// matrix_mul
module matrix_mul(
    input wire clk,
    input wire reset,
    input wire start,
    input wire [8:0][7:0] matrix_a,
    input wire [8:0][7:0] matrix_b,
    output reg [8:0][15:0] result,
    output reg done
);
Size: roughly 180 flip-flops, ~290 I/O pins, about 0.013 mm2 of cells after synthesis.
export LEC_CHECK = 0
export ABC_AREA = 1
export CAP_MARGIN = 20
export CORE_ASPECT_RATIO = 0.69
export CORE_MARGIN = 2
export CORE_UTILIZATION = 72
export CTS_CLUSTER_DIAMETER = 393
export CTS_CLUSTER_SIZE = 98
export PLACE_DENSITY = 0.6
export SLEW_MARGIN = 20
create_clock -name core_clock -period 6.9 [get_ports {clk}]
run.sh (not shown) runs the stock make flow with config.mk's settings and CLKGATE_MAP_FILE=.
The starting point failed in 5_1_grt with GRT-0232.
Rerun with:
- ABC_AREA: 1 -> not set
- CORE_ASPECT_RATIO: 0.69 -> not set
- CORE_UTILIZATION: 72 -> 57
- CTS_CLUSTER_DIAMETER: 393 -> 241
- clock period: 6.9 -> 4.39 ns (I/O delays scaled with it)
What happened:
- Now the flow finished but failed the layout checks on negative setup slack
- area after synthesis drops by a few percent
- synthesized cell count drops by a quarter to a third
- die area climbs by about a fifth
Rerun with:
- CORE_UTILIZATION: 57 -> 60
- CTS_CLUSTER_DIAMETER: 241 -> 180
- CTS_CLUSTER_SIZE: 98 -> not set
- TNS_END_PERCENT: not set -> 5
The new run finished with negative setup slack left.
Global-route usage went up by 2.2 points.
Register-to-register slack gets better by 0.09 ns.
Fmax went up by 1.3%.
Clock skew stays flat.
Core utilization went up by 2.0 points.
Rerun with:
- CORE_UTILIZATION: 60 -> 66
- CTS_CLUSTER_DIAMETER: 180 -> not set
- PLACE_DENSITY: 0.6 -> not set
- TNS_END_PERCENT: 5 -> 70
- clock period: 4.39 -> 6.67 ns (I/O delays scaled with it)
The new run ended with an error in 5_1_grt, error GRT-0232.
Die area is lower by about 9%.
Synthesized cell count stays the same.
Synthesized area does not change.

* * *

job 104:
Starting RTL as in the previous note.
clock: 4.44 ns
lec_check: 0
cap_margin: 20
cell_pad_in_sites_global_placement: 0
core_aspect_ratio: 0.5
core_margin: 2
core_utilization: 58
gpl_timing_driven: 1
max_routing_layer: met5
place_density: 0.41
setup_slack_margin: -0.34
slew_margin: 20
tns_end_percent: 5
Completing all stages was not enough for job 104: its layout failed the final checks because of negative setup slack.
> inputs changed (job 104 -> job 105)
Settings: an added ABC_AREA of 1; a change of CORE_UTILIZATION from 58 to 48; a change of SETUP_SLACK_MARGIN from -0.34 to 1.21; an added CTS_CLUSTER_DIAMETER of 336; an added CTS_CLUSTER_SIZE of 71.
==> results <==
- The layout from job 105, despite a flow that completed every stage, fails the layout checks, with the failing checks listed as negative setup slack.
- On fraction of area in clock buffers and inverters, job 105 and job 104 are basically level.
- Diff job 104 -> job 105: routed wire length now sits lower, mux contribution to synthesized area now sits lower, fraction of area in registers now sits lower, fmax now sits higher.
- Area overhead of the layout relative to synthesis sits higher in job 105 than in job 104.
- Diff job 105 and job 104: via count of the first global-routing pass lower in job 104
- When job 105 is set beside job 104, its cell count in the Yosys report turns out to be 51% larger.

* * *

matrix_mul again, from the RTL that the note above started with.
Design matrix_mul, start of the top module:
module matrix_mul(
    input wire clk,
    input wire reset,
    input wire start,
    input wire [8:0][7:0] matrix_a,
    input wire [8:0][7:0] matrix_b,
    output reg [8:0][15:0] result,
    output reg done
);
export LEC_CHECK = 0
export CAP_MARGIN = 20
export CORE_MARGIN = 2
export CORE_UTILIZATION = 60
export PLACE_DENSITY = 0.6
export SLEW_MARGIN = 20
create_clock -name core_clock -period 5.71 [get_ports {clk}]
The first run ran to the end with violations: negative setup slack.
Then changed:
- CORE_UTILIZATION: 60 -> 40
- clock period: 5.71 -> 10.0 ns (I/O delays scaled with it)
What happened: This time the run finished with timing, DRC and antenna clean; final area came out lower by a little under a tenth; non-clock buffer count shrinks by 140; clock skew rose by 4.2 ps; hold slack improved by 4.5 ps; global-route usage went down by 12 points; fmax fell by roughly a tenth; count of clock-buffer cells in the layout stays the same; worst setup slack improved by 3200 ps.

* * *

The RTL this note starts from:
==> flow/design.v <==
module matrix_mul(
    input wire clk,
    input wire reset,
    input wire start,
    input wire [8:0][7:0] matrix_a,
    input wire [8:0][7:0] matrix_b,
    output reg [8:0][15:0] result,
    output reg done
);
reg [3:0] state;
reg [3:0] i, j, k;
reg [15:0] sum;
localparam IDLE = 4'd0, MULTIPLY = 4'd1, DONE = 4'd2;
always @(posedge clk or posedge reset) begin
    if (reset) begin
        state <= IDLE;
        done <= 0;
        i <= 0;
        j <= 0;
        k <= 0;
        sum <= 0;
    end else begin
        case (state)
            IDLE: begin
                if (start) begin
                    state <= MULTIPLY;
                    i <= 0;
                    j <= 0;
                    k <= 0;
                    sum <= 0;
                    done <= 0;
                end
            end
            MULTIPLY: begin
                if (k == 3) begin
                    result[i*3 + j] <= sum;
                    sum <= 0;
                    k <= 0;
                    if (j == 2) begin
                        j <= 0;
                        if (i == 2) begin
                            state <= DONE;
                        end else begin
                            i <= i + 1;
                        end
                    end else begin
                        j <= j + 1;
                    end
                end else begin
                    sum <= sum + matrix_a[i*3 + k] * matrix_b[k*3 + j];
                    k <= k + 1;
                end
            end
            DONE: begin
                done <= 1;
                state <= IDLE;
            end
        endcase
    end
end
endmodule
Settings: LEC_CHECK=0, ABC_AREA=1, CAP_MARGIN=20, CELL_PAD_IN_SITES_DETAIL_PLACEMENT=2, CELL_PAD_IN_SITES_GLOBAL_PLACEMENT=0, CORE_ASPECT_RATIO=0.5, CORE_MARGIN=8, CORE_UTILIZATION=20, GPL_ROUTABILITY_DRIVEN=0, GPL_TIMING_DRIVEN=0, HOLD_SLACK_MARGIN=0.17, MAX_ROUTING_LAYER=met5, MIN_ROUTING_LAYER=met2, PLACE_DENSITY_LB_ADDON=0.28, SETUP_SLACK_MARGIN=0.48, SLEW_MARGIN=10; clock period 5.76 ns.
The baseline produced a layout that fails on setup timing.
Then changed:
Settings changed: ABC_AREA 1 to unset, CELL_PAD_IN_SITES_DETAIL_PLACEMENT 2 to unset, CORE_MARGIN 8 to 2, CORE_UTILIZATION 20 to 32, GPL_ROUTABILITY_DRIVEN 0 to unset, HOLD_SLACK_MARGIN 0.17 to unset, MIN_ROUTING_LAYER met2 to unset, PLACE_DENSITY set to 0.41, PLACE_DENSITY_LB_ADDON 0.28 to unset, SETUP_SLACK_MARGIN 0.48 to 1.09, SLEW_MARGIN 10 to 20.
Clock period 5.76 ns to 4.44 ns, I/O delays scaled along.
Result:
- The new run finished but fails on setup timing
- wire length goes down by well over a third
- register-to-register slack loses 1300 ps
- count of clock-buffer cells in the layout goes down by 1
Then changed:
Settings changed: CORE_ASPECT_RATIO 0.5 to 0.86, CORE_UTILIZATION 32 to 56, GPL_TIMING_DRIVEN 0 to 1, SETUP_SLACK_MARGIN 1.09 to unset.
Clock period 4.44 ns to 5.94 ns, I/O delays scaled along.
The new run finished with setup timing left.
Worst setup slack gets better by 1800 ps.
Core utilization grows by 33 points.
Synthesized cell count stays the same.
Global-route usage grows by 9.5 points.
Worst hold slack gets better by 18 ps.
Clock skew grows by 6.7 ps.
Then changed:
Settings changed: CELL_PAD_IN_SITES_GLOBAL_PLACEMENT 0 to unset, CORE_ASPECT_RATIO 0.86 to unset, CORE_UTILIZATION 56 to 37, GPL_TIMING_DRIVEN 1 to unset, MAX_ROUTING_LAYER met5 to unset, PLACE_DENSITY 0.41 to 0.6.
Clock period 5.94 ns to 7.91 ns, I/O delays scaled along.
Now the flow passed the timing, design-rule and antenna checks.
Sequential share of layout area climbs by 2.4 points.
Final area went down by about 7.5%.
Global-route usage is lower by 9.4 points.
Die area goes up by about 50%.
Worst hold slack is worse by 7.8 ps.
Worst setup slack improves by 970 ps.
Wire length decreases by 0.85%.
Clock-buffer cell count fell by 1.
Synthesized area is unchanged.
Then changed:
Settings changed: CORE_UTILIZATION 37 to 66, CTS_CLUSTER_DIAMETER set to 233, PLACE_DENSITY 0.6 to unset.
Clock period 7.91 ns to 6.67 ns, I/O delays scaled along.
What happened:
- This time the run died in global routing (5_1_grt)
- die size shrinks by 43%
- synthesized area does not change
- synthesized cell count stays the same
Then changed:
Settings changed: CORE_UTILIZATION 66 to 40, CTS_CLUSTER_DIAMETER 233 to unset, SETUP_SLACK_MARGIN set to 2.41, SLEW_MARGIN 20 to 15.
Clock period 6.67 ns to 10.0 ns, I/O delays scaled along.
=> Now the flow produced a clean layout. Die area went up by 63%. Synthesized area is unchanged. Synthesized cell count does not change.

* * *

## lane 1
RTL: the design.v shown in full above, as it stands there.
Settings: LEC_CHECK=0, CAP_MARGIN=20, CELL_PAD_IN_SITES_DETAIL_PLACEMENT=2, CELL_PAD_IN_SITES_GLOBAL_PLACEMENT=0, CORE_ASPECT_RATIO=0.5, CORE_MARGIN=7, CORE_UTILIZATION=20, GPL_ROUTABILITY_DRIVEN=0, GPL_TIMING_DRIVEN=0, HOLD_SLACK_MARGIN=0.17, MAX_ROUTING_LAYER=met5, MIN_ROUTING_LAYER=met2, PLACE_DENSITY_LB_ADDON=0.28, SETUP_SLACK_MARGIN=0.48, SLEW_MARGIN=10; clock period 4.44 ns.
Lane 1 finished all stages; however, its layout fails the closing checks, the failures being negative setup slack.
The inputs of lane 2 differ from those of lane 1 as listed below.
- a deleted PLACE_DENSITY_LB_ADDON that had been 0.28
- an added CTS_CLUSTER_DIAMETER of 336
- a deleted MIN_ROUTING_LAYER that had been met2
- a change of CORE_ASPECT_RATIO from 0.5 to 1.98
- a change of SLEW_MARGIN from 10 to 20
- a change of GPL_TIMING_DRIVEN from 0 to 1
- a deleted GPL_ROUTABILITY_DRIVEN that had been 0
- a deleted HOLD_SLACK_MARGIN that had been 0.17
- an added CTS_CLUSTER_SIZE of 71
- a change of CORE_UTILIZATION from 20 to 58
- a deleted SETUP_SLACK_MARGIN that had been 0.48
- a change of CORE_MARGIN from 7 to 2
- an added PLACE_DENSITY of 0.41
- a deleted CELL_PAD_IN_SITES_DETAIL_PLACEMENT that had been 2
- an added TNS_END_PERCENT of 5
### Flow results
Lane 2 against lane 1: number of antenna cells inserted held steady. Diff lane 2..lane 1 | clock buffer instance count of the final layout | unchanged. From lane 2 to lane 1, number of sequential storage elements did not move at all. Lane 2: flow complete, layout not clean; failing: negative setup slack.

* * *

// matrix_mul: RTL as listed in full above, without the edits since
make LEC_CHECK=0 CAP_MARGIN=20 CELL_PAD_IN_SITES_GLOBAL_PLACEMENT=0 CORE_ASPECT_RATIO=1.9 CORE_MARGIN=2 CORE_UTILIZATION=45 CTS_CLUSTER_DIAMETER=336 CTS_CLUSTER_SIZE=71 GPL_TIMING_DRIVEN=1 MAX_ROUTING_LAYER=met5 PLACE_DENSITY=0.41 SETUP_SLACK_MARGIN=0.72 SLEW_MARGIN=20 TNS_END_PERCENT=5 finish   # period 4.44 ns
The first run reached the layout checks and failed them: setup timing.
Edit:
Settings changed: CELL_PAD_IN_SITES_DETAIL_PLACEMENT set to 2, CORE_ASPECT_RATIO 1.9 to 0.5, CORE_MARGIN 2 to 7, CORE_UTILIZATION 45 to 20, CTS_CLUSTER_DIAMETER 336 to unset, CTS_CLUSTER_SIZE 71 to unset, GPL_TIMING_DRIVEN 1 to 0, HOLD_SLACK_MARGIN set to 0.17, PLACE_DENSITY 0.41 to unset, PLACE_DENSITY_LB_ADDON set to 0.28, SETUP_SLACK_MARGIN 0.72 to 1.09, SLEW_MARGIN 20 to 10, TNS_END_PERCENT 5 to unset.
The new run reached the layout checks and failed them: setup timing.
Via count went up by about 4%.
Hold slack barely changes.
Global-route usage decreases by 11 points.
Wire length rises by 49%.
Fmax falls by 6.7%.
Edit:
Settings changed: ABC_AREA set to 1, CAP_MARGIN 20 to 25, CELL_PAD_IN_SITES_GLOBAL_PLACEMENT 0 to 1, CORE_MARGIN 7 to 8, CTS_CLUSTER_SIZE set to 51, GPL_ROUTABILITY_DRIVEN set to 0, MIN_ROUTING_LAYER set to met1, SETUP_SLACK_MARGIN 1.09 to unset, TNS_END_PERCENT set to 70.
Clock period 4.44 ns to 5.76 ns, I/O delays scaled along.
The changed run finished but failed the layout checks on setup timing.
Worst setup slack gets better by 2.0 ns.
Clock skew shrinks by 0.0049 ns.
Die size grows by 5.8%.
Hold slack is worse by 0.021 ns.
Final cell count grows by 22%.
Count of clock-buffer cells in the layout does not change.
Edit:
Settings changed: ABC_AREA 1 to unset, CAP_MARGIN 25 to 20, CELL_PAD_IN_SITES_DETAIL_PLACEMENT 2 to unset, CELL_PAD_IN_SITES_GLOBAL_PLACEMENT 1 to unset, CORE_ASPECT_RATIO 0.5 to unset, CORE_MARGIN 8 to 2, CORE_UTILIZATION 20 to 40, CTS_CLUSTER_SIZE 51 to unset, GPL_ROUTABILITY_DRIVEN 0 to unset, GPL_TIMING_DRIVEN 0 to unset, HOLD_SLACK_MARGIN 0.17 to unset, MAX_ROUTING_LAYER met5 to unset, MIN_ROUTING_LAYER met1 to unset, PLACE_DENSITY set to 0.6, PLACE_DENSITY_LB_ADDON 0.28 to unset, SLEW_MARGIN 10 to 20, TNS_END_PERCENT 70 to unset.
Clock period 5.76 ns to 7.91 ns, I/O delays scaled along.
Effect: The new run finished clean; routed wire length shrinks by 45%; worst setup slack improved by 1.1 ns; utilization grows by 24 points; via count shrinks by 30%.

* * *

== v6 ==
// matrix_mul: RTL as listed in full above, without the edits since
Settings: LEC_CHECK=0, CAP_MARGIN=25, CORE_ASPECT_RATIO=0.5, CORE_MARGIN=2, CORE_UTILIZATION=55, CTS_CLUSTER_DIAMETER=376, CTS_CLUSTER_SIZE=80, HOLD_SLACK_MARGIN=-0.07, PLACE_DENSITY=0.4, SETUP_SLACK_MARGIN=1.97, SLEW_MARGIN=5, TNS_END_PERCENT=15; clock period 10.0 ns.
v6 has completed all stages; timing, DRC and antenna checks passed.
Inputs modified between v6 and v7:
Settings: CORE_ASPECT_RATIO: 0.5 -> 0.51; SETUP_SLACK_MARGIN: 1.97 -> unset; PLACE_DENSITY: 0.4 -> unset; CTS_CLUSTER_SIZE: 80 -> 98.
==> results <==
Per the comparison of v7 with v6, number of filler cells placed in the layout -57, placeable core region -240 um^2, final critical-path required period +360 ps.

* * *

// matrix_mul: RTL as listed in full above, without the edits since
make LEC_CHECK=0 CAP_MARGIN=20 CORE_MARGIN=2 CORE_UTILIZATION=40 HOLD_SLACK_MARGIN=0.03 PLACE_DENSITY=0.6 SLEW_MARGIN=20 TNS_END_PERCENT=60 finish   # period 10.0 ns
Rerun with:
CAP_MARGIN = 25   (was 20)
CORE_ASPECT_RATIO = 1.86   (was default)
CORE_UTILIZATION = 55   (was 40)
CTS_CLUSTER_DIAMETER = 376   (was default)
CTS_CLUSTER_SIZE = 80   (was default)
HOLD_SLACK_MARGIN = -0.07   (was 0.03)
PLACE_DENSITY = default   (was 0.6)
SLEW_MARGIN = 5   (was 20)
TNS_END_PERCENT = 15   (was 60)
=> The changed run finished clean; area after synthesis is unchanged; setup slack gets worse by 0.023 ns; wire length fell by 6.1%; non-clock buffer count rose by 5; hold slack gets worse by 0.017 ns; utilization rose by 19 points; die area fell by 27%.
Rerun with:
CAP_MARGIN = 20   (was 25)
CELL_PAD_IN_SITES_GLOBAL_PLACEMENT = 2   (was default)
CORE_ASPECT_RATIO = default   (was 1.86)
CORE_MARGIN = 8   (was 2)
CORE_UTILIZATION = 40   (was 55)
CTS_CLUSTER_DIAMETER = 31   (was 376)
CTS_CLUSTER_SIZE = default   (was 80)
HOLD_SLACK_MARGIN = default   (was -0.07)
SETUP_SLACK_MARGIN = 2.41   (was default)
SLEW_MARGIN = 15   (was 5)
TNS_END_PERCENT = default   (was 15)
=> The new run ran to the end with no violations. Utilization came out lower by 20 points. Cell area came out higher by 1.7%. First-iteration DRC count falls by 16%. Register-to-register slack gets better by 0.59 ns.
Rerun with:
CAP_MARGIN = 25   (was 20)
CELL_PAD_IN_SITES_GLOBAL_PLACEMENT = default   (was 2)
CORE_MARGIN = 2   (was 8)
CORE_UTILIZATION = 49   (was 40)
CTS_CLUSTER_DIAMETER = 376   (was 31)
CTS_CLUSTER_SIZE = 98   (was default)
HOLD_SLACK_MARGIN = -0.07   (was default)
SETUP_SLACK_MARGIN = default   (was 2.41)
SLEW_MARGIN = 5   (was 15)
What happened: The new run completed with no timing, DRC or antenna violations; cell area goes down by 0.63%; die size fell by 28%; hold slack improves by 0.026 ns; core utilization rises by 13 points; setup slack got worse by 0.36 ns; count of clock-buffer cells in the layout goes down by 6; clock skew increases by 0.0063 ns; register-to-register slack got worse by 0.46 ns; via count increases by 0.52%.
Rerun with:
CAP_MARGIN = 0   (was 25)
CELL_PAD_IN_SITES_GLOBAL_PLACEMENT = 0   (was default)
CORE_MARGIN = 8   (was 2)
CORE_UTILIZATION = 40   (was 49)
CTS_CLUSTER_DIAMETER = 31   (was 376)
CTS_CLUSTER_SIZE = default   (was 98)
HOLD_SLACK_MARGIN = default   (was -0.07)
SETUP_SLACK_MARGIN = 1.51   (was default)
SLEW_MARGIN = 15   (was 5)
=> The new run produced a clean layout; synthesized area does not change; global-route usage is lower by 5.7 points; worst setup slack degrades by 0.19 ns; cell count is higher by a few percent.
Rerun with:
ABC_AREA = 1   (was default)
CELL_PAD_IN_SITES_GLOBAL_PLACEMENT = default   (was 0)
CORE_ASPECT_RATIO = 0.51   (was default)
CORE_MARGIN = 2   (was 8)
CORE_UTILIZATION = 55   (was 40)
CTS_CLUSTER_DIAMETER = 376   (was 31)
CTS_CLUSTER_SIZE = 90   (was default)
HOLD_SLACK_MARGIN = -0.07   (was default)
SETUP_SLACK_MARGIN = default   (was 1.51)
SLEW_MARGIN = 5   (was 15)
TNS_END_PERCENT = 15   (was default)
Outcome: Sequential share of layout area fell by 0.58 points. Routed wire length goes up by roughly a tenth. Clock skew goes down by 0.0070 ns. Setup slack improves by 0.32 ns. Flip-flop count does not change. Global-route usage climbs by 13 points. Via count increases by well over a third. Die area goes down by a quarter to a third.
